// calc_logic
module calc_logic(
   input clk,
   input rst,
   input [4:0] keycode,
   input newkey,
   output [15:0] Xdisplay,
   output LED_NEG_digit,
   output LED_OVW
   );
   localparam[4:0] KEY_CE = 5'b01100,
                   KEY_CA = 5'b00100,
                   KEY_MULTI = 5'b01001,
                   KEY_SUB = 5'b01010,
                   KEY_ADD = 5'b01011,
                   KEY_SQR = 5'b00001,
                   KEY_CH_SIGN = 5'b00010,
                   KEY_EQUALS = 5'b00011;
   reg signed [17:0] X, nextX, Y, nextY, ANS;
   reg [1:0] OP, nextOP;
   wire ADD = (OP == KEY_ADD [1:0]);
   wire SUB = (OP == KEY_SUB [1:0]);
   wire MULTI = (OP == KEY_MULTI [1:0]);        
   wire OP_T2 = (newkey && (keycode[4:2] == 3'b010) );
   wire CA = (newkey && (keycode == KEY_CA) );             
   wire CE = (newkey && (keycode == KEY_CE) );
   wire digit = (newkey && (keycode[4] == 1'b1) );
   wire EQUALS = (newkey && (keycode == KEY_EQUALS) );
   wire SQR = (newkey && (keycode == KEY_SQR) );
   wire CH_SIGN = (newkey && (keycode == KEY_CH_SIGN) );
   wire [6:0] CONTROL = {CE, CA, OP_T2, digit, EQUALS, SQR, CH_SIGN};  
   wire signed [17:0] ANS_ADD, ANS_MULTI, ANS_SUB, ANS_SQR, ANS_CH_SIGN;
   assign ANS_ADD = X+Y;
   assign ANS_SUB = Y-X;
   assign ANS_MULTI = X*Y;
   assign ANS_SQR = X*X;
   assign ANS_CH_SIGN = X*-1;  
   assign LED_OVW = X[16]; 
   assign Xdisplay = X[15:0];
   assign LED_NEG_digit = X[17];  
   always @ (ADD, MULTI, SUB, ANS_ADD, ANS_MULTI, ANS_SUB, X)
  ...
clock: 8.0 ns
lec_check: 0
abc_area: 1
cap_margin: 20
core_aspect_ratio: 0.5
core_margin: 2
core_utilization: 50
cts_cluster_diameter: 20
cts_cluster_size: 92
place_density: 0.35
setup_slack_margin: 2.31
slew_margin: 20
tns_end_percent: 20
run.sh (not shown) runs the stock make flow with config.mk's settings and CLKGATE_MAP_FILE=.
==> next run, changes <==
CAP_MARGIN = 5   (was 20)
CELL_PAD_IN_SITES_GLOBAL_PLACEMENT = 1   (was default)
CORE_ASPECT_RATIO = 0.55   (was 0.5)
CORE_MARGIN = 4   (was 2)
CORE_UTILIZATION = 28   (was 50)
CTS_CLUSTER_DIAMETER = 264   (was 20)
CTS_CLUSTER_SIZE = default   (was 92)
GPL_ROUTABILITY_DRIVEN = 0   (was default)
HOLD_SLACK_MARGIN = -0.04   (was default)
PLACE_DENSITY = default   (was 0.35)
SETUP_SLACK_MARGIN = default   (was 2.31)
TNS_END_PERCENT = 55   (was 20)
Result: The changed run passed the timing, design-rule and antenna checks; die area rose by 83%; fmax fell by 16%; power fell by 4.1%; synthesized cell count is unchanged; via count fell by 4.2%; cell area fell by 2.9%; routed wire length rose by 9.0%; area after synthesis does not change.

* * *

## the previous run
Starting RTL as in the previous note.
clock: 5.1 ns
lec_check: 0
abc_area: 0
cap_margin: 20
cell_pad_in_sites_detail_placement: 0
core_aspect_ratio: 1.21
core_margin: 2
core_utilization: 72
cts_cluster_diameter: 378
cts_cluster_size: 33
min_routing_layer: met1
place_density_lb_addon: 0.01
setup_slack_margin: -0.41
slew_margin: 20
tns_end_percent: 70
In the previous run the implementation completed, yet the final layout does not meet the checks, the culprit being setup timing.
[inputs] the current run vs the previous run
- removing CELL_PAD_IN_SITES_DETAIL_PLACEMENT (formerly 0)
- removing SETUP_SLACK_MARGIN (formerly -0.41)
- removing CTS_CLUSTER_SIZE (formerly 33)
- removing TNS_END_PERCENT (formerly 70)
- removing MIN_ROUTING_LAYER (formerly met1)
- removing CTS_CLUSTER_DIAMETER (formerly 378)
- removing ABC_AREA (formerly 0)
- removing CORE_ASPECT_RATIO (formerly 1.21)
- changing PLACE_DENSITY_LB_ADDON from 0.01 to 0.0
- changing the clock period (ns, I/O delays scaled along) from 5.1 to 5.59
--- outcome ---
To summarise the current run: no stage aborted, but the layout did not pass its checks, failing on setup timing.
The previous run consumes more power than the current run.
~same clock skew in the current run and the previous run
The run showing the smaller combinational gate power is the current run.
Portion of the clock cycle consumed by the worst path in the final layout is higher on the previous run
No activity file was given, so power comes from the tool's default toggle rates.
